Design ALU, start of the top module:
module ALU(
    clk,
    rst_n,
    valid,
    ready,
    mode,
    in_A,
    in_B,
    out
);
Size in the first run: about 110 flip-flops, roughly 130 I/O pins, roughly 12000 um2 of cells after synthesis.
clock: 10.0 ns
lec_check: 0
cap_margin: 20
core_aspect_ratio: 0.54
core_margin: 2
core_utilization: 39
slew_margin: 25
run.sh (not shown) runs the stock make flow with config.mk's settings and CLKGATE_MAP_FILE=.
Next try:
CORE_ASPECT_RATIO = default   (was 0.54)
CORE_UTILIZATION = 40   (was 39)
SLEW_MARGIN = 20   (was 25)
clock period = 5.22 ns   (was 10.0 ns; I/O delays follow)
Non-clock buffer count climbs by 16.
Worst setup slack is worse by 4.0 ns.
Power climbs by 86%.
Next try:
CORE_UTILIZATION = 69   (was 40)
CTS_CLUSTER_SIZE = 36   (was default)
clock period = 3.96 ns   (was 5.22 ns; I/O delays follow)
=> The new run ran to the end with violations: negative setup slack; critical path depth went up by 4; setup slack degrades by 0.68 ns; sequential power went up by 25%; count of clock-buffer cells in the layout went down by 1; final cell count went down by 4.1%.
Next try:
CORE_UTILIZATION = 70   (was 69)
CTS_CLUSTER_SIZE = 88   (was 36)
clock period = 3.59 ns   (was 3.96 ns; I/O delays follow)
With this change the flow aborted during global routing on GRT-0116.
Synthesized cell count stays the same.
Die area fell by about 1.4%.
Synthesized area stays the same.

========
Starting RTL as in the previous note.
Settings: LEC_CHECK=0, ABC_AREA=0, CAP_MARGIN=20, CORE_MARGIN=2, CORE_UTILIZATION=72, CTS_CLUSTER_DIAMETER=355, CTS_CLUSTER_SIZE=99, PLACE_DENSITY_LB_ADDON=0.01, SETUP_SLACK_MARGIN=0.39, SLEW_MARGIN=20, TNS_END_PERCENT=10; clock period 2.92 ns.
The baseline died in detailed placement (3_5_place_dp).
Rerun with:
- ABC_AREA: 0 -> not set
- CORE_UTILIZATION: 72 -> 40
- CTS_CLUSTER_DIAMETER: 355 -> not set
- CTS_CLUSTER_SIZE: 99 -> not set
- PLACE_DENSITY_LB_ADDON: 0.01 -> not set
- SETUP_SLACK_MARGIN: 0.39 -> not set
- TNS_END_PERCENT: 10 -> not set
- clock period: 2.92 -> 10.0 ns (I/O delays scaled with it)
What happened: The changed run produced a clean layout. Die size increases by 77%. Synthesized cell count stays the same. Synthesized area is unchanged.
Rerun with:
- ABC_AREA: not set -> 1
- CELL_PAD_IN_SITES_GLOBAL_PLACEMENT: not set -> 1
- CTS_CLUSTER_DIAMETER: not set -> 275
- MAX_ROUTING_LAYER: not set -> met4
- MIN_ROUTING_LAYER: not set -> met1
- SLEW_MARGIN: 20 -> 15
The new run completed without violations.
Global-route usage is higher by 4.7 points.
Clock power is higher by about 2%.
Clock-buffer cell count is higher by 1.
Power is lower by 1.2%.
First-iteration DRC count is lower by 1.5%.
Die area is higher by 18%.
Non-clock buffer count is lower by 10.
Worst setup slack improves by 0.16 ns.
Core utilization is lower by 1.4 points.

========
== build 77 ==
ALU again, from the RTL that the note above started with.
clock: 6.94 ns
lec_check: 0
cap_margin: 20
core_margin: 2
core_utilization: 72
cts_cluster_size: 37
place_density: 0.95
slew_margin: 20
Changes in build 94 relative to build 77:
-- flow/config.mk --
<<< build 77, line 8
export CAP_MARGIN = 20
export CORE_MARGIN = 2
export CORE_UTILIZATION = 72
export CTS_CLUSTER_SIZE = 37
export PLACE_DENSITY = 0.95
export SLEW_MARGIN = 20
>>> build 94, line 8
export CAP_MARGIN = 20
export CORE_MARGIN = 2
export CORE_UTILIZATION = 62
export CTS_CLUSTER_SIZE = 98
export SLEW_MARGIN = 20
==> flow/constraint.sdc <==
create_clock -name core_clock -period 5.83 [get_ports {clk}]
set_input_delay 1.1660 -clock core_clock [delete_from_list [all_inputs] [get_ports {clk}]]
set_output_delay 1.1660 -clock core_clock [all_outputs]
set_load 0.01 [all_outputs]
[summary]
The final layout from build 94, which completed every stage, passed the timing, DRC and antenna checks at the end of the flow.
[build 94 vs build 77] power: higher in build 94
Per the comparison of build 94 with build 77, worst-skew pair later-pin latency shows a reduction of 20 ps, share of the clock period used by the worst path shows an increase of 9.0 points, pin count of the biggest net entering global routing shows an increase of 12, peak per-stage delay on the critical path shows no meaningful change.
Summary of build 94 over build 77: global-route met1 utilization moved down; DRC marker count from the first detailed-route iteration -about 18%.
Taking build 77 as the reference, in build 94 instance count of the mapped netlist shows no meaningful change, critical path depth essentially unchanged, worst setup slack lost 880 ps.
On clock buffer count in the final layout: build 94 sits below build 77.
[inputs] build 92 vs build 94
-- flow/config.mk --
<<< build 94, line 9
export CORE_MARGIN = 2
export CORE_UTILIZATION = 62
export CTS_CLUSTER_SIZE = 98
export SLEW_MARGIN = 20
>>> build 92, line 9
export CORE_MARGIN = 2
export CORE_UTILIZATION = 62
export SLEW_MARGIN = 20
==> flow/constraint.sdc <==
create_clock -name core_clock -period 5.22 [get_ports {clk}]
set_input_delay 1.0440 -clock core_clock [delete_from_list [all_inputs] [get_ports {clk}]]
set_output_delay 1.0440 -clock core_clock [all_outputs]
set_load 0.01 [all_outputs]
### Flow results
- The critical path depth of build 92 is lower than that of build 94.
- Final area: build 92 vs build 94 up about 0.33%
- Met3 usage, build 94 and build 92: smaller value in build 94
- The via count reported for build 92 is lower than the one for build 94.
- From build 94 to build 92, mapped cell area did not move at all.
What build 44 does differently from build 92 at the input level:
-- flow/config.mk --
<<< build 92, line 8
export CAP_MARGIN = 20
export CORE_MARGIN = 2
export CORE_UTILIZATION = 62
export SLEW_MARGIN = 20
>>> build 44, line 8
export CAP_MARGIN = 20
export CORE_MARGIN = 2
export CORE_UTILIZATION = 72
export CTS_CLUSTER_SIZE = 36
export HOLD_SLACK_MARGIN = -0.1
export PLACE_DENSITY = 0.78
export SLEW_MARGIN = 20
==> flow/constraint.sdc <==
create_clock -name core_clock -period 3.96 [get_ports {clk}]
set_input_delay 0.7920 -clock core_clock [delete_from_list [all_inputs] [get_ports {clk}]]
set_output_delay 0.7920 -clock core_clock [all_outputs]
set_load 0.01 [all_outputs]
### Flow results
Although build 44 finished all stages, its layout failed final checks on negative setup slack. Summary of build 44 over build 92: total power grew by 0.0031 W, final clock period utilization by the worst path grew by 14 points. Compared with build 92, build 44 shows a higher combinational power. Build 44 reports its timing startpoint of the critical path as shreg[41] while build 92 reports shreg[38]. Summary of build 44 over build 92: leakage power +5.4%; design area increased 3.5%; largest net degree at the start of global routing picked up an extra 16; number of global-route vias before repair higher; via count rose 803. Number of fill cells ended up 622 lower on build 44 than on build 92.

========
job 1221:
The RTL this note starts from:
==> flow/design.v <==
module ALU(
    clk,
    rst_n,
    valid,
    ready,
    mode,
    in_A,
    in_B,
    out
);
    input         clk, rst_n;
    input         valid;
    input  [1:0]  mode;  
    output        ready;
    input  [31:0] in_A, in_B;
    output [63:0] out;
    parameter IDLE = 3'd0;
    parameter MUL  = 3'd1;
    parameter DIV  = 3'd2;
    parameter AND  = 3'd3;
    parameter AVG  = 3'd4;
    parameter OUT  = 3'd5;
    reg  [ 2:0] state, state_nxt;
    reg  [ 4:0] counter, counter_nxt;
    reg  [64:0] shreg, shreg_nxt;  
    reg  [31:0] alu_in, alu_in_nxt;
    reg  [32:0] alu_out;
    reg         ready_;
    assign ready = ready_;
    assign out = shreg[63:0];
    always @(*) begin
        case(state)
            IDLE: begin
                if (valid) 
                    case (mode)
                        0 : state_nxt = MUL;
                        1 : state_nxt = DIV;
                        2 : state_nxt = AND;
                        3 : state_nxt = AVG;
                    endcase
                else state_nxt = IDLE;
            end
            MUL : state_nxt = (counter != 31) ? MUL : OUT;
            DIV : state_nxt = (counter != 31) ? DIV : OUT;
            AND : state_nxt = OUT;
            AVG : state_nxt = OUT;
            OUT : state_nxt = IDLE;
            default : state_nxt = IDLE;
        endcase
    end
    always @(*) begin
        if ((state == MUL) || (state == DIV)) counter_nxt = counter + 1; 
        else                                  counter_nxt = 0;
    end
    always @(*) begin
        case(state)
            IDLE: begin
                if (valid) alu_in_nxt = in_B;
                else       alu_in_nxt = 0;
            end
            OUT : alu_in_nxt = 0;
            default: alu_in_nxt = alu_in;
        endcase
    end
    always @(*) begin
        case (state)
            MUL : begin
                if (shreg[0]) alu_out = shreg[63:32] + alu_in;
                else          alu_out = shreg[63:32];
            end
            DIV : alu_out = shreg[64:32] - {1'b0, alu_in};
            AND : alu_out = shreg[31:0] & alu_in;
            AVG : alu_out = (shreg[31:0] + alu_in) >> 1;
            default alu_out = 0;
        endcase
    end
    always @(*) begin
        case (state)
            IDLE: begin
                if (valid) begin
                    shreg_nxt = {33'b0, in_A};
                    if (state_nxt == DIV) shreg_nxt = shreg_nxt << 1;                 
                end
                else shreg_nxt = 0;
            end
            MUL : shreg_nxt = {1'b0, alu_out, shreg[31:1]};
            DIV : begin
                if (shreg[64:32] < {1'b0, alu_in}) shreg_nxt = shreg << 1;
                else                      shreg_nxt = {alu_out[31:0], shreg[31:0], 1'b1};
                if (counter == 31) shreg_nxt = {1'b0, shreg_nxt[64:33], shreg_nxt[31:0]};
            end
            AND : shreg_nxt = {32'b0, alu_out};
            AVG : shreg_nxt = {32'b0, alu_out};
            OUT : shreg_nxt = 0;
            default : shreg_nxt = 0;
        endcase
    end
    always @(posedge clk or negedge rst_n) begin
        if (!rst_n) begin
            state   <= IDLE;
            counter <= 0;
            shreg   <= 0;
            alu_in  <= 0;
            ready_  <= 0;
        end
        else begin
            state   <= state_nxt;
            counter <= counter_nxt;
            shreg   <= shreg_nxt;
            alu_in  <= alu_in_nxt;
            ready_  <= (state_nxt == OUT) ? 1 : 0;
        end
    end
endmodule
clock: 10.0 ns
lec_check: 0
abc_area: 1
cap_margin: 20
core_margin: 2
core_utilization: 58
cts_cluster_diameter: 388
cts_cluster_size: 56
gpl_routability_driven: 0
setup_slack_margin: 1.92
slew_margin: 20
tns_end_percent: 10
Job 1221 ended with every stage complete and zero timing, DRC or antenna violations.
diff inputs: job 1221 => job 1104
diff --git a/flow/config.mk b/flow/config.mk
--- a/flow/config.mk
+++ b/flow/config.mk
@@ -9,9 +9,8 @@
 export CAP_MARGIN = 20
 export CORE_MARGIN = 2
-export CORE_UTILIZATION = 58
+export CORE_UTILIZATION = 54
 export CTS_CLUSTER_DIAMETER = 388
-export CTS_CLUSTER_SIZE = 56
+export CTS_CLUSTER_SIZE = 98
 export GPL_ROUTABILITY_DRIVEN = 0
-export SETUP_SLACK_MARGIN = 1.92
+export SETUP_SLACK_MARGIN = 2.72
 export SLEW_MARGIN = 20
-export TNS_END_PERCENT = 10
==> results <==
- Job 1104 vs job 1221, wire length of the first global-routing pass went up by 2.9%.
- Final standard cell area without fillers: job 1221 vs job 1104 — no meaningful difference
- Job 1221 and job 1104 ended up with roughly the same clock latency reported for the late side of the worst-skew pair.
- Taking job 1104 as 1.0, job 1221 lands at 0.864 on tally of filler cells in the layout.
- Looking at total global routing track utilization, job 1104 sits below job 1221.
- On combinational share of power, job 1221 and job 1104 are neck and neck.
- Register-to-register slack | job 1104 above job 1221
- Total power consumption of the routed design: job 1104 vs job 1221 — no meaningful difference
- Overall routed net length for job 1104: 1.5% up relative to job 1221
> inputs changed (job 1104 -> job 4167)
==> flow/config.mk <==
export PLATFORM = sky130hd
export DESIGN_NAME = ALU
export DESIGN_NICKNAME = ALU
export VERILOG_FILES = /design/flow/design.v
export SDC_FILE = /design/flow/constraint.sdc
export NUM_CORES = 4
export LEC_CHECK = 0
export ABC_AREA = 1
export CAP_MARGIN = 20
export CELL_PAD_IN_SITES_GLOBAL_PLACEMENT = 1
export CORE_MARGIN = 2
export CORE_UTILIZATION = 40
export CTS_CLUSTER_DIAMETER = 275
export CTS_CLUSTER_SIZE = 90
export MAX_ROUTING_LAYER = met4
export MIN_ROUTING_LAYER = met1
export SLEW_MARGIN = 5
export TNS_END_PERCENT = 90
## What came out
Job 4167 | status: complete | timing, DRC, antenna: pass
Summary of job 4167 over job 1104: sequential power went up about 2%, sum of internal, switching and leakage power increased by about 3.2% relative to the old numbers, switching share of total power -0.24 points.
Summary: with job 1104 as the reference, via count in job 4167 moved down by a few percent.
Re number of antenna violations at the first check in global routing: job 4167 is 2 up on job 1104.
Data arrival time of the critical path: job 4167 < job 1104
Against job 1104, job 4167 reports a register-to-register setup slack that is higher.
Job 1104 -> job 4167: routed wire length increased by more than 10%
Input-level comparison between job 5632 and job 4167:
==> flow/config.mk <==
export PLATFORM = sky130hd
export DESIGN_NAME = ALU
export DESIGN_NICKNAME = ALU
export VERILOG_FILES = /design/flow/design.v
export SDC_FILE = /design/flow/constraint.sdc
export NUM_CORES = 4
export LEC_CHECK = 0
export ABC_AREA = 1
export CAP_MARGIN = 20
export CORE_ASPECT_RATIO = 0.5
export CORE_MARGIN = 2
export CORE_UTILIZATION = 45
export CTS_CLUSTER_DIAMETER = 388
export CTS_CLUSTER_SIZE = 98
export GPL_ROUTABILITY_DRIVEN = 0
export SLEW_MARGIN = 20
- Fmax, job 4167 and job 5632: lower on job 5632
- Diff job 4167 -> job 5632: detailed-route vias per instance went up 2.5%; post-route met1 wirelength moved down.
- Taking job 4167 as the reference, in job 5632 post-place instance area neither gained nor lost much, core area lost 11%.
Power and IR drop assume default switching activity.
